v39:
==> flow/design.v <==
module PE(
    rst_n,
    in_valid,
    clk,
    up_in,
    left_in,
    right_out,
    down_out,
    result_out
);
input clk;
input rst_n;
input [7:0] up_in, left_in;
input in_valid;
output reg [7:0] right_out, down_out;
output reg [31:0] result_out;
always @(posedge clk or negedge rst_n) begin
    if(!rst_n) begin
        result_out <= 0;
        right_out <= 0;
        down_out <= 0;
    end
    else if(in_valid) begin
        result_out <= 0;
        right_out <= 0;
        down_out <= 0;
    end
    else begin
        result_out <= result_out + up_in * left_in;
        right_out <= left_in;
        down_out <= up_in;
    end
end
endmodule
module buffer (
    input clk,
    input rst_n,
    input in_valid,
    input [31:0] data_in,
    output reg [31:0] data_out
);
reg [7:0] r1_temp1;
reg [7:0] r2_temp1, r2_temp2;
reg [7:0] r3_temp1, r3_temp2, r3_temp3;
always @(posedge clk or negedge rst_n) begin
    if (!rst_n) begin
        data_out <= 32'b0;
        r1_temp1 <= 8'b0;
        r2_temp1 <= 8'b0;
        r2_temp2 <= 8'b0;
        r3_temp1 <= 8'b0;
        r3_temp2 <= 8'b0;
        r3_temp3 <= 8'b0;
    end 
    else if(in_valid) begin
        data_out <= 32'b0;
        r1_temp1 <= 8'b0;
        r2_temp1 <= 8'b0;
        r2_temp2 <= 8'b0;
        r3_temp1 <= 8'b0;
        r3_temp2 <= 8'b0;
        r3_temp3 <= 8'b0;
    end
    else begin
        r1_temp1 <= data_in[23:16];
        r2_temp1 <= r2_temp2;
        r2_temp2 <= data_in[15:8];
        r3_temp1 <= r3_temp2;
        r3_temp2 <= r3_temp3;
        r3_temp3 <= data_in[7:0];
        data_out <= {data_in[31:24], r1_temp1, r2_temp1, r3_temp1};
    end
end 
endmodule
module systolic_array(
    rst_n,
    in_valid,
    clk,
    in_a,
    in_b,
    out_c_r1,
    out_c_r2,
    out_c_r3,
    out_c_r4
);
input rst_n;
input in_valid;
input clk;
input [31:0] in_a;
input [31:0] in_b;
output [127:0] out_c_r1; 
output [127:0] out_c_r2;
output [127:0] out_c_r3;
output [127:0] out_c_r4;
wire [7:0] vertical_wire[4:0][3:0]; 
wire [7:0] horizontal_wire[3:0][4:0];  
wire [31:0] c_wire[3:0][3:0]; 
assign vertical_wire[0][0] = in_b[31:24];  
assign vertical_wire[0][1] = in_b[23:16];  
assign vertical_wire[0][2] = in_b[15:8];  
assign vertical_wire[0][3] = in_b[7:0];   
assign horizontal_wire[0][0] = in_a[31:24];  
assign horizontal_wire[1][0] = in_a[23:16];  
assign horizontal_wire[2][0] = in_a[15:8];   
assign horizontal_wire[3][0] = in_a[7:0];    
genvar i,j;
generate
    for(i=0;i<4;i=i+1) begin:ROW
        for(j=0;j<4;j=j+1) begin:COL
            PE pe(
                .rst_n(rst_n),
                .in_valid(in_valid),
                .clk(clk),
                .up_in(vertical_wire[i][j]),
                .left_in(horizontal_wire[i][j]),
                .right_out(horizontal_wire[i][j+1]),
                .down_out(vertical_wire[i+1][j]),
                .result_out(c_wire[i][j])
            );
        end
    end
endgenerate
assign out_c_r1 = {c_wire[0][0], c_wire[0][1], c_wire[0][2], c_wire[0][3]};
assign out_c_r2 = {c_wire[1][0], c_wire[1][1], c_wire[1][2], c_wire[1][3]};
assign out_c_r3 = {c_wire[2][0], c_wire[2][1], c_wire[2][2], c_wire[2][3]};
assign out_c_r4 = {c_wire[3][0], c_wire[3][1], c_wire[3][2], c_wire[3][3]};
endmodule
module TPU(
    clk,
    rst_n,
    in_valid,
    K,
    M,
    N,
    busy,
    A_wr_en,
    A_index,
    A_data_in,
    A_data_out,
    B_wr_en,
    B_index,
    B_data_in,
    B_data_out,
    C_wr_en,
    C_index,
    C_data_in,
    C_data_out
);
input clk;
input rst_n;
input            in_valid;
input [7:0]      K;
input [7:0]      M;
input [7:0]      N;
output reg       busy;
output reg          A_wr_en;
output reg [15:0]   A_index;
output     [31:0]   A_data_in;
input  [31:0]       A_data_out;
output reg          B_wr_en;
output reg [15:0]   B_index;
output     [31:0]   B_data_in;
input  [31:0]       B_data_out;
output reg          C_wr_en;
output reg [15:0]   C_index;
output reg [127:0]  C_data_in;
input  [127:0]      C_data_out;
assign A_data_in = 32'd0;
assign B_data_in = 32'd0;
reg [31:0] A_buffer_in, B_buffer_in;
reg [31:0] A_buffer_out, B_buffer_out;
wire [127:0] c_out[3:0];
buffer weight_buffer_A (
    .clk(clk),
    .rst_n(rst_n),
    .in_valid(in_valid),
    .data_in(A_buffer_in),
    .data_out(A_buffer_out)
);
buffer input_buffer_B (
    .clk(clk),
    .rst_n(rst_n),
    .in_valid(in_valid),
    .data_in(B_buffer_in),
    .data_out(B_buffer_out)
);
reg sa_valid;
systolic_array SA (
    .rst_n(rst_n),
    .in_valid(sa_valid),
    .clk(clk),
    .in_a(A_buffer_out),
    .in_b(B_buffer_out),
    .out_c_r1(c_out[0]),
    .out_c_r2(c_out[1]),
    .out_c_r3(c_out[2]),
    .out_c_r4(c_out[3])
);
reg [7:0] M_reg, N_reg, K_reg;
reg [7:0] tile_m, tile_n, tile_k;
reg [7:0] max_tile_m, max_tile_n, max_tile_k;
wire [127:0] c_row0 = c_out[0];
wire [127:0] c_row1 = c_out[1];
wire [127:0] c_row2 = c_out[2];
wire [127:0] c_row3 = c_out[3];
integer i, j;
localparam IDLE = 3'd0;
localparam LOAD = 3'd1;
localparam CALC = 3'd2;
localparam WRITEBACK = 3'd3;
localparam DONE = 3'd4;
reg [3:0] state, next_state;
reg [7:0] load_cnt, calc_cnt, wb_cnt;
reg [15:0] A_addr, B_addr, C_addr;
always @(*) begin
    if(tile_k == max_tile_k - 1) begin
        if(tile_k * 4 + load_cnt > K_reg) begin
            A_addr = (((tile_m * K_reg) + K_reg)) ;
            B_addr = (((tile_n * K_reg) + K_reg));
        end
        else begin
            A_addr = (((tile_m * K_reg) + (tile_k * 4))) + load_cnt;
            B_addr = (((tile_n * K_reg) + (tile_k * 4))) + load_cnt;
        end
    end
    else begin
        A_addr = (((tile_m * K_reg) + (tile_k * 4))) + load_cnt;
        B_addr = (((tile_n * K_reg) + (tile_k * 4))) + load_cnt;
    end
    C_addr = ((tile_n * M_reg) + (tile_m * 4)) + wb_cnt;
end
reg [15:0] next_tile_m, next_tile_n;
always @(*) begin
    if(tile_n < max_tile_n - 1) begin
        next_tile_n = tile_n + 1;
        next_tile_m = tile_m;
    end
    else begin
        next_tile_n = 0;
        if(tile_m < max_tile_m - 1) begin
            next_tile_m = tile_m + 1;
        end
        else begin
            next_tile_m = 0;
        end
    end
end
always @(posedge clk or negedge rst_n) begin
    if(!rst_n) begin
        M_reg <= 0;
        N_reg <= 0;
        K_reg <= 0;
        max_tile_m <= 0;
        max_tile_n <= 0; 
        max_tile_k <= 0;
        tile_k <= 0;
    end
    else if(in_valid) begin
        M_reg <= M;
        N_reg <= N;
        K_reg <= K;
        max_tile_m <= (M + 3) >> 2;  
        max_tile_n <= (N + 3) >> 2; 
        max_tile_k <= (K + 3) >> 2; 
        tile_k <= 0;
    end
end
always @(*) begin
    case(state)
        IDLE: begin
            if(in_valid)
                next_state = LOAD;
            else
                next_state = IDLE;
        end
        LOAD: begin
            if(load_cnt > K_reg || tile_k * 4 + load_cnt > K_reg) 
                next_state = CALC;
            else
                next_state = LOAD;
        end
        CALC: begin
            if(calc_cnt == 7)
                next_state = WRITEBACK;    
            else
                next_state = CALC;
        end
        WRITEBACK: begin
            if(wb_cnt > 3 || tile_m * 4 + wb_cnt >= M_reg) begin
                if(tile_n < max_tile_n - 1 || tile_m < max_tile_m - 1)
                    next_state = LOAD;
                else
                    next_state = DONE;
            end
            else
                next_state = WRITEBACK;
        end
        DONE: begin
            next_state = IDLE;
        end
        default: next_state = IDLE;
    endcase
end
always @(posedge clk or negedge rst_n) begin
    if(!rst_n) begin
        busy <= 0;
        A_wr_en <= 0;
        B_wr_en <= 0;
        C_wr_en <= 0;
        A_index <= 0;
        B_index <= 0;
        C_index <= 0;
        load_cnt <= 0;
        calc_cnt <= 0;
        wb_cnt <= 0;
        sa_valid <= 0;
        tile_m <= 0;
        tile_n <= 0;
        state <= IDLE;
    end
    else begin
        state <= next_state;
        case(state)
            IDLE: begin
                if(in_valid) begin
                    busy <= 1;
                    load_cnt <= 0;
                    calc_cnt <= 0;
                    wb_cnt <= 0;
                    sa_valid <= 1;
                end
                else begin
                    busy <= 0;
                end
                A_buffer_in <= 0;
                B_buffer_in <= 0;
                C_wr_en <= 0;
            end
            LOAD: begin
                A_index <= A_addr;
                B_index <= B_addr;
                sa_valid <= 0;
                if(tile_k * 4 + load_cnt > K_reg) begin
                    A_buffer_in <= 0; 
                    B_buffer_in <= 0;
                end
                else if(load_cnt == 0) begin
                    A_buffer_in <= 0; 
                    B_buffer_in <= 0;
                end
                else begin
                    A_buffer_in <= A_data_out;
                    B_buffer_in <= B_data_out;
                end
                if(load_cnt > K_reg) begin
                    load_cnt <= 0;
                end
                else begin
                    load_cnt <= load_cnt + 1;
                end
            end
            CALC: begin
                A_buffer_in <= 0;
                B_buffer_in <= 0;
                if(calc_cnt == 7) begin
                    calc_cnt <= 0;
                end
                else begin
                    calc_cnt <= calc_cnt + 1;
                end
            end
            WRITEBACK: begin
                if(wb_cnt <= 3 && tile_m * 4 + wb_cnt < M_reg) begin
                    C_wr_en <= 1;
                    C_index <= C_addr;
                    C_data_in <= c_out[wb_cnt];
                    wb_cnt <= wb_cnt + 1;
                end
                else begin
                    C_wr_en <= 0;
                    sa_valid <= 1;
                    tile_m <= next_tile_m;
                    tile_n <= next_tile_n;
                    wb_cnt <= 0;
                end
            end
            DONE: begin
                busy <= 0;
                C_wr_en <= 0;
            end
        endcase
        if(in_valid) begin
            tile_m <= 0;
            tile_n <= 0;
        end
    end
end
endmodule
Settings: LEC_CHECK=0, CAP_MARGIN=20, CORE_ASPECT_RATIO=0.76, CORE_MARGIN=2, CORE_UTILIZATION=65, CTS_CLUSTER_SIZE=71, GPL_ROUTABILITY_DRIVEN=1, MAX_ROUTING_LAYER=met4, MIN_ROUTING_LAYER=met1, PLACE_DENSITY_LB_ADDON=0.01, SETUP_SLACK_MARGIN=1.45, SLEW_MARGIN=5, TNS_END_PERCENT=5; clock period 5.19 ns.
run.sh (not shown) runs the stock make flow with config.mk's settings and CLKGATE_MAP_FILE=.
diff inputs: v39 => v8
Settings: CORE_UTILIZATION now 72, was 65; SETUP_SLACK_MARGIN now 1.14, was 1.45; ABC_AREA now 1, previously not set; CORE_ASPECT_RATIO now 0.86, was 0.76; MAX_ROUTING_LAYER now met5, was met4; PLACE_DENSITY now 0.66, previously not set; TNS_END_PERCENT now 75, was 5; PLACE_DENSITY_LB_ADDON no longer set, was 0.01; CTS_CLUSTER_SIZE now 46, was 71; the clock period (ns, I/O delays scaled along) now 3.84, was 5.19.
- v8 did not run to completion, as it errored out during global routing (5_1_grt).
- v8 vs v39 — distinct cell type count of the synthesized netlist dropped by more than a quarter
- Compared with v39, in v8 cell total after placement increased 30%; final HPWL from detailed placement has increased; area of the core now smaller.
- v39 -> v8: average cell area after synthesis decreased by more than 10%
- Diff v39 -> v8 | synthesized chip area reported by yosys | up by a few percent
- In v8, the share of the yosys chip area belonging to registers came out 2.0 points below the value in v39.
- Going from v39 to v8, post-place instance area now larger; area after synthesis climbed 6800 um2; number of cell rows +4.8%.
Changes in v41 relative to v8:
Settings: a deleted TNS_END_PERCENT that had been 75; a deleted GPL_ROUTABILITY_DRIVEN that had been 1; a deleted CORE_ASPECT_RATIO that had been 0.86; a change of CORE_UTILIZATION from 72 to 70; a deleted SETUP_SLACK_MARGIN that had been 1.14; a deleted MAX_ROUTING_LAYER that had been met5; a change of PLACE_DENSITY from 0.66 to 0.6; a deleted ABC_AREA that had been 1; a change of SLEW_MARGIN from 5 to 20; a deleted CTS_CLUSTER_SIZE that had been 46; a deleted MIN_ROUTING_LAYER that had been met1; a change of the clock period (ns, I/O delays scaled along) from 3.84 to 5.82.
v41: all stages complete, timing, DRC and antenna checks passed
Going from v8 to v41, setup fix buffers added after clock tree synthesis fell by 211; netlist area before placement went down by 6.4%; synthesized cell count shrank by 3260; die height climbed about 6%; average cell area after synthesis now larger.
v41: simple logic cell fraction of the synthesized area is 2.0 points lower than what v8 reported.
Input-level comparison between v54 and v41:
Settings: a deleted PLACE_DENSITY that had been 0.6; a change of CORE_UTILIZATION from 70 to 72; an added SETUP_SLACK_MARGIN of 1.17; an added CTS_CLUSTER_SIZE of 25; a change of the clock period (ns, I/O delays scaled along) from 5.82 to 3.92.
Results
v54 never completed; the flow aborted with a tool error in global routing (5_1_grt).
Diff v54..v41 | area reported by Yosys stat | unchanged
From v41 to v54 the numbers moved as follows: cell total after placement grew by 942; detailed-placement wirelength estimate went up 13%; area after synthesis now sits at about the same level; multiplexer fraction of the synthesized cell area stayed essentially flat.
diff inputs: v54 => v20
Settings: SETUP_SLACK_MARGIN: 1.17 -> unset; CORE_UTILIZATION: 72 -> 69; ABC_AREA: unset -> 1; PLACE_DENSITY: unset -> 0.6; CTS_CLUSTER_SIZE: 25 -> 98; the clock period (ns, I/O delays scaled along): 3.92 -> 4.99.
Findings:
- v20 did not stop at any stage, and its layout met the timing, DRC and antenna checks.
- Between v54 and v20, the flow reports row count increasing by a few percent.
- Delta(post-placement cell count, v20 - v54) > 0
- The number of standard cells after synthesis of v20 exceeds that of v54 by 32%.
- Yosys stat cell total, v20 vs v54: up by more than a quarter
- Against v54 as the reference, v20 delivers a lower cell resize tally after clock tree synthesis.
- v20 has post-synth area from yosys stat above what v54 had.
- Taking v54 as the reference, in v20 compound-gate portion of the synthesized area -0.17 points; clock buffer count from CTS +2; placed standard-cell area -3.8%.
- For the die extent in y, v20 came in about 5.5% higher than v54 did.

RTL: the design.v shown in full above, as it stands there.
clock: 3.23 ns
lec_check: 0
cap_margin: 20
core_margin: 2
core_utilization: 70
cts_cluster_size: 41
place_density: 0.6
setup_slack_margin: -0.23
slew_margin: 20
The baseline produced a layout that fails on setup timing.
Change:
==> flow/config.mk (replaced) <==
export PLATFORM = sky130hd
export DESIGN_NAME = TPU
export DESIGN_NICKNAME = TPU
export VERILOG_FILES = /design/flow/design.v
export SDC_FILE = /design/flow/constraint.sdc
export NUM_CORES = 4
export LEC_CHECK = 0
export CAP_MARGIN = 40
export CORE_MARGIN = 2
export CORE_UTILIZATION = 72
export CTS_CLUSTER_DIAMETER = 204
export CTS_CLUSTER_SIZE = 15
export PLACE_DENSITY_LB_ADDON = 0.03
export SETUP_SLACK_MARGIN = 1.51
export SLEW_MARGIN = 20
==> flow/constraint.sdc (replaced) <==
create_clock -name core_clock -period 5.14 [get_ports {clk}]
set_input_delay 1.0280 -clock core_clock [delete_from_list [all_inputs] [get_ports {clk}]]
set_output_delay 1.0280 -clock core_clock [all_outputs]
set_load 0.01 [all_outputs]
With this change the flow produced a clean layout.
Combinational power falls by 56%.
Sequential power decreases by 38%.
Fmax climbs by 7.2%.
Routed wire length goes down by 28%.
Change:
==> flow/config.mk (replaced) <==
export PLATFORM = sky130hd
export DESIGN_NAME = TPU
export DESIGN_NICKNAME = TPU
export VERILOG_FILES = /design/flow/design.v
export SDC_FILE = /design/flow/constraint.sdc
export NUM_CORES = 4
export LEC_CHECK = 0
export CAP_MARGIN = 20
export CORE_MARGIN = 2
export CORE_UTILIZATION = 70
export PLACE_DENSITY = 0.6
export SETUP_SLACK_MARGIN = 0.92
export SLEW_MARGIN = 20
==> flow/constraint.sdc (replaced) <==
create_clock -name core_clock -period 4.83 [get_ports {clk}]
set_input_delay 0.9660 -clock core_clock [delete_from_list [all_inputs] [get_ports {clk}]]
set_output_delay 0.9660 -clock core_clock [all_outputs]
set_load 0.01 [all_outputs]
With this change the flow finished with setup timing left. Total power went up by 25%. Die size went up by 2.8%. Core utilization went up by 4.3 points. Setup slack is worse by 0.36 ns. First-iteration DRC count went up by 12%. Wire length went up by 13%. Clock skew went down by 0.037 ns. Flip-flop count stays the same.
Change:
--- a/flow/config.mk
+++ b/flow/config.mk
@@ -6,8 +6,9 @@
 export NUM_CORES = 4
 export LEC_CHECK = 0
+export ABC_AREA = 1
 export CAP_MARGIN = 20
 export CORE_MARGIN = 2
 export CORE_UTILIZATION = 70
-export PLACE_DENSITY = 0.6
-export SETUP_SLACK_MARGIN = 0.92
+export HOLD_SLACK_MARGIN = 0.28
+export SETUP_SLACK_MARGIN = -0.32
 export SLEW_MARGIN = 20
==> flow/constraint.sdc (replaced) <==
create_clock -name core_clock -period 4.08 [get_ports {clk}]
set_input_delay 0.8160 -clock core_clock [delete_from_list [all_inputs] [get_ports {clk}]]
set_output_delay 0.8160 -clock core_clock [all_outputs]
set_load 0.01 [all_outputs]
Outcome:
- The changed run reached the layout checks and failed them: setup timing
- core utilization fell by 3.4 points
- count of clock-buffer cells in the layout went up by 1
- wire length rose by 14%
- design area is higher by 3.0%
- fmax came out higher by 9.0%
- combinational power climbs by 33%
- clock skew stays flat
- cell count rose by 25%
- via count grows by 20%
- synthesized cell count goes up by 32%
No activity file was given, so power comes from the tool's default toggle rates.
